lane 1:
## testSlave
module testSlave(input clk, input reset,
    input  S_AXI_RREADY,
    output S_AXI_RVALID,
    output[5:0] S_AXI_RID,
    output[31:0] S_AXI_RDATA,
    output[1:0] S_AXI_RRESP,
    output S_AXI_RLAST,
    output S_AXI_ARREADY,
    input  S_AXI_ARVALID,
    input [5:0] S_AXI_ARID,
    input [5:0] S_AXI_ARADDR,
    input [7:0] S_AXI_ARLEN,
    input [2:0] S_AXI_ARSIZE,
    input [1:0] S_AXI_ARBURST,
    output S_AXI_WREADY,
    input  S_AXI_WVALID,
    input [31:0] S_AXI_WDATA,
    input [3:0] S_AXI_WSTRB,
    input  S_AXI_WLAST,
    output S_AXI_AWREADY,
    input  S_AXI_AWVALID,
    input [5:0] S_AXI_AWID,
    input [5:0] S_AXI_AWADDR,
    input [7:0] S_AXI_AWLEN,
    input [2:0] S_AXI_AWSIZE,
    input [1:0] S_AXI_AWBURST,
    input  S_AXI_BREADY,
    output S_AXI_BVALID,
    output[5:0] S_AXI_BID,
    output[1:0] S_AXI_BRESP
);
clock: 1.74 ns
lec_check: 0
cap_margin: 15
cell_pad_in_sites_detail_placement: 0
core_aspect_ratio: 1.31
core_margin: 2
core_utilization: 72
cts_cluster_diameter: 64
cts_cluster_size: 18
max_routing_layer: met4
place_density_lb_addon: 0.04
slew_margin: 35
tns_end_percent: 40
run.sh (not shown) runs the stock make flow with config.mk's settings and CLKGATE_MAP_FILE=.
Lane 1 did not finish; a tool error ended it in 5_1_grt.
The inputs of lane 2 differ from those of lane 1 as listed below.
# lane 1
export LEC_CHECK = 0
export CAP_MARGIN = 15
export CELL_PAD_IN_SITES_DETAIL_PLACEMENT = 0
export CORE_ASPECT_RATIO = 1.31
export CORE_MARGIN = 2
export CORE_UTILIZATION = 72
export CTS_CLUSTER_DIAMETER = 64
export CTS_CLUSTER_SIZE = 18
export MAX_ROUTING_LAYER = met4
export PLACE_DENSITY_LB_ADDON = 0.04
export SLEW_MARGIN = 35
export TNS_END_PERCENT = 40
create_clock -name core_clock -period 1.74 [get_ports {clk}]
# lane 2
export LEC_CHECK = 0
export CAP_MARGIN = 20
export CORE_MARGIN = 2
export CORE_UTILIZATION = 58
export SLEW_MARGIN = 20
create_clock -name core_clock -period 1.98 [get_ports {clk}]
--- outcome ---
To summarise lane 2: no stage aborted, but the layout did not pass its checks, failing on setup timing. The cell total after placement of lane 2 is higher than that of lane 1. [compare] base=lane 1 new=lane 2: synthesized cell count closely matched the old numbers; vertical die dimension went down by 2.6%. Going from lane 1 to lane 2, the die area was enlarged.
Relative to lane 2, the following input files were edited for lane 3:
# lane 2
export LEC_CHECK = 0
export CAP_MARGIN = 20
export CORE_MARGIN = 2
export CORE_UTILIZATION = 58
export SLEW_MARGIN = 20
create_clock -name core_clock -period 1.98 [get_ports {clk}]
# lane 3
export LEC_CHECK = 0
export CAP_MARGIN = 20
export CORE_MARGIN = 2
export CORE_UTILIZATION = 45
export SETUP_SLACK_MARGIN = 0.6
export SLEW_MARGIN = 20
export TNS_END_PERCENT = 5
create_clock -name core_clock -period 3.25 [get_ports {clk}]
Findings:
- Comparing utilization of the core after routing for lane 2 and lane 3, the smaller number came from lane 3.
- Number of clock sinks came out exactly the same in lane 2 and lane 3.
- Higher cell area among lane 2 and lane 3: lane 2
- Share of power burned in the clock network | lane 3 above lane 2
- Starting density of the core was lower in lane 3 than in lane 2.
- Lane 3 vs lane 2, class of the tightest hold or removal check: flip-flop to flip-flop vs primary input to flip-flop
- met4 as the uppermost metal layer occupied by signal nets was reported by lane 2, and met5 by lane 3.
- Lane 3 went all the way through the flow, and no timing, DRC or antenna check failed.


== yarrow ==
Starting RTL as in the previous note.
Settings: LEC_CHECK=0, CAP_MARGIN=15, CELL_PAD_IN_SITES_DETAIL_PLACEMENT=0, CORE_ASPECT_RATIO=1.31, CORE_MARGIN=2, CORE_UTILIZATION=68, CTS_CLUSTER_DIAMETER=64, CTS_CLUSTER_SIZE=18, MAX_ROUTING_LAYER=met4, PLACE_DENSITY_LB_ADDON=0.01, SETUP_SLACK_MARGIN=0.55, SLEW_MARGIN=35, TNS_END_PERCENT=40; clock period 1.9 ns.
The flow completed for yarrow, but it is not clean: the layout still shows negative setup slack.
> inputs changed (yarrow -> violet)
Settings: a deleted CTS_CLUSTER_SIZE that had been 18; a change of CORE_UTILIZATION from 68 to 40; a change of CAP_MARGIN from 15 to 20; a deleted SETUP_SLACK_MARGIN that had been 0.55; a deleted CELL_PAD_IN_SITES_DETAIL_PLACEMENT that had been 0; a deleted CTS_CLUSTER_DIAMETER that had been 64; a deleted CORE_ASPECT_RATIO that had been 1.31; a deleted MAX_ROUTING_LAYER that had been met4; a deleted PLACE_DENSITY_LB_ADDON that had been 0.01; a change of SLEW_MARGIN from 35 to 20; an added PLACE_DENSITY of 0.6; a deleted TNS_END_PERCENT that had been 40; a change of the clock period (ns, I/O delays scaled along) from 1.9 to 2.87.
Results
violet: flow completed, timing, DRC and antenna clean. violet has critical path depth below what yarrow had. Compared with yarrow, violet shows a higher count of clock-buffer cells in the layout. Diff yarrow -> violet: highest clock frequency the design can meet went down by 0.017 GHz; period utilization dropped 40 points. Cmp violet vs yarrow: post-route core utilization lower in violet. [compare] base=yarrow new=violet: fraction of area in registers went up by 4.9 points; wire length reported by the detailed router decreased about 17%; combinational cell area excluding buffers and inverters lost 7.8%; final instance area has decreased. Going from yarrow to violet, post-CTS setup-driven buffer insertion count shrinks by 44.
Modified inputs, willow compared to violet
Settings: swapping 40 for 70 in CORE_UTILIZATION; clearing PLACE_DENSITY, which used to be 0.6; putting SETUP_SLACK_MARGIN at -0.16 where nothing was set; swapping 2.87 for 1.67 in the clock period (ns, I/O delays scaled along).
Findings:
- When the final numbers for willow and violet were put side by side, the via count turned out to be smaller in violet.
- Nothing crashed in willow and all stages finished; the problem is that the final layout failed, the offending checks being negative setup slack.
- Areal power density over the cells of willow exceeds that of violet by more than half.
- [compare] base=violet new=willow: clock skew held steady, detailed router's first-iteration violation count went up, worst relative slew slack went down by 2.3 points, total power increased 82%.
- willow vs violet, critical path capture point: axi_rdata[23] vs axi_rdata[5]
- violet → willow: floorplan row count down 23, minimum setup slack after placement shows a reduction of 0.86 ns.
- Total detailed-routing wirelength delta (willow − violet): unfavourable
- Cmp willow and violet / count of buffering cells on the critical path with inverters included / higher: violet
- Relative to violet, time the final worst path needs with I/O delays and setup has gone down in willow.
> inputs changed (willow -> xenon)
Settings: CORE_UTILIZATION: 70 -> 72; CTS_CLUSTER_SIZE: unset -> 37; CAP_MARGIN: 20 -> 40; PLACE_DENSITY: unset -> 0.35; SETUP_SLACK_MARGIN: -0.16 -> 0.4.
### Flow results
- Summary of the comparison: die area is lower in xenon, relative to willow.
- xenon vs. willow: worst-case setup slack after placement went down by 0.020 ns.
- Diff willow..xenon | synthesized chip area reported by yosys | unchanged
- Relative to willow, the number of gates resized after CTS measured on xenon has increased by a little under 10%.
- Measured against each other, willow and xenon differ in starting density of the core, the higher figure coming from xenon.
- Compared with willow, xenon shows die width lower by 2.7 um.
- Per the comparison of xenon with willow, area of the core went down 2.6%, total instance count after detailed placement picked up an extra about 0.7%, post-CTS setup buffer count grew by about 90%, number of placed I/O pins shows no meaningful change.
- xenon did not finish; a tool error ended it in 5_1_grt.
Relative to xenon, the following input files were edited for raven:
Settings: swapping 37 for 41 in CTS_CLUSTER_SIZE; swapping 0.35 for 0.65 in PLACE_DENSITY; swapping 40 for 5 in CAP_MARGIN; swapping 1.67 for 1.82 in the clock period (ns, I/O delays scaled along).
Findings:
In raven the implementation ran to completion but is not tape-out ready, as the final checks report negative setup slack.
Count of standard-cell rows: xenon vs raven identical
Changes observed in raven relative to xenon: estimated wirelength of the detail-placed design lower; floorplan utilization roughly the same; area of placed instances lower.
Comparing raven and xenon, the higher number of gates resized after cts was measured on xenon.
On total core area, raven and xenon are neck and neck.
As far as count of library flops with an enable pin goes, raven and xenon are indistinguishable; the numbers are identical.
Per the comparison of raven with xenon, area share of xor/xnor cells in the synthesized design roughly the same, worst slack at placement higher, mean area per synthesized cell roughly the same, chip area roughly the same.


testSlave again, from the RTL that the note above started with.
Settings: LEC_CHECK=0, ABC_AREA=1, CAP_MARGIN=20, CORE_MARGIN=2, CORE_UTILIZATION=72, CTS_CLUSTER_SIZE=42, PLACE_DENSITY=0.79, SETUP_SLACK_MARGIN=0.66, SLEW_MARGIN=20; clock period 2.27 ns.
The first run never finished: it broke off in global routing, error ODB-0269.
==> next run, changes <==
ABC_AREA = default   (was 1)
CORE_UTILIZATION = 58   (was 72)
CTS_CLUSTER_SIZE = default   (was 42)
PLACE_DENSITY = default   (was 0.79)
SETUP_SLACK_MARGIN = 0.6   (was 0.66)
clock period = 4.2 ns   (was 2.27 ns; I/O delays follow)
Now the flow completed with no timing, DRC or antenna violations.
Die size rises by 24%.
Synthesized cell count came out lower by about 20%.
Area after synthesis is higher by 0.55%.
==> next run, changes <==
clock period = 3.32 ns   (was 4.2 ns; I/O delays follow)
After rerunning:
- final area grows by 1.7%
- synthesized cell count stays the same
- count of clock-buffer cells in the layout grows by 5
- die area does not change
- final cell count grows by 1.3%
- routed wire length grows by about 3.8%
- total power grows by 28%
- global-route usage grows by 1.0 points
==> next run, changes <==
CORE_UTILIZATION = 40   (was 58)
PLACE_DENSITY = 0.6   (was default)
SETUP_SLACK_MARGIN = default   (was 0.6)
clock period = 3.6 ns   (was 3.32 ns; I/O delays follow)
Effect:
- worst hold slack improved by 56 ps
- clock power drops by 11%
- synthesized area does not change
- wire length is about the same
- combinational power drops by about 13%
Power is estimated from default activity; no workload was simulated.
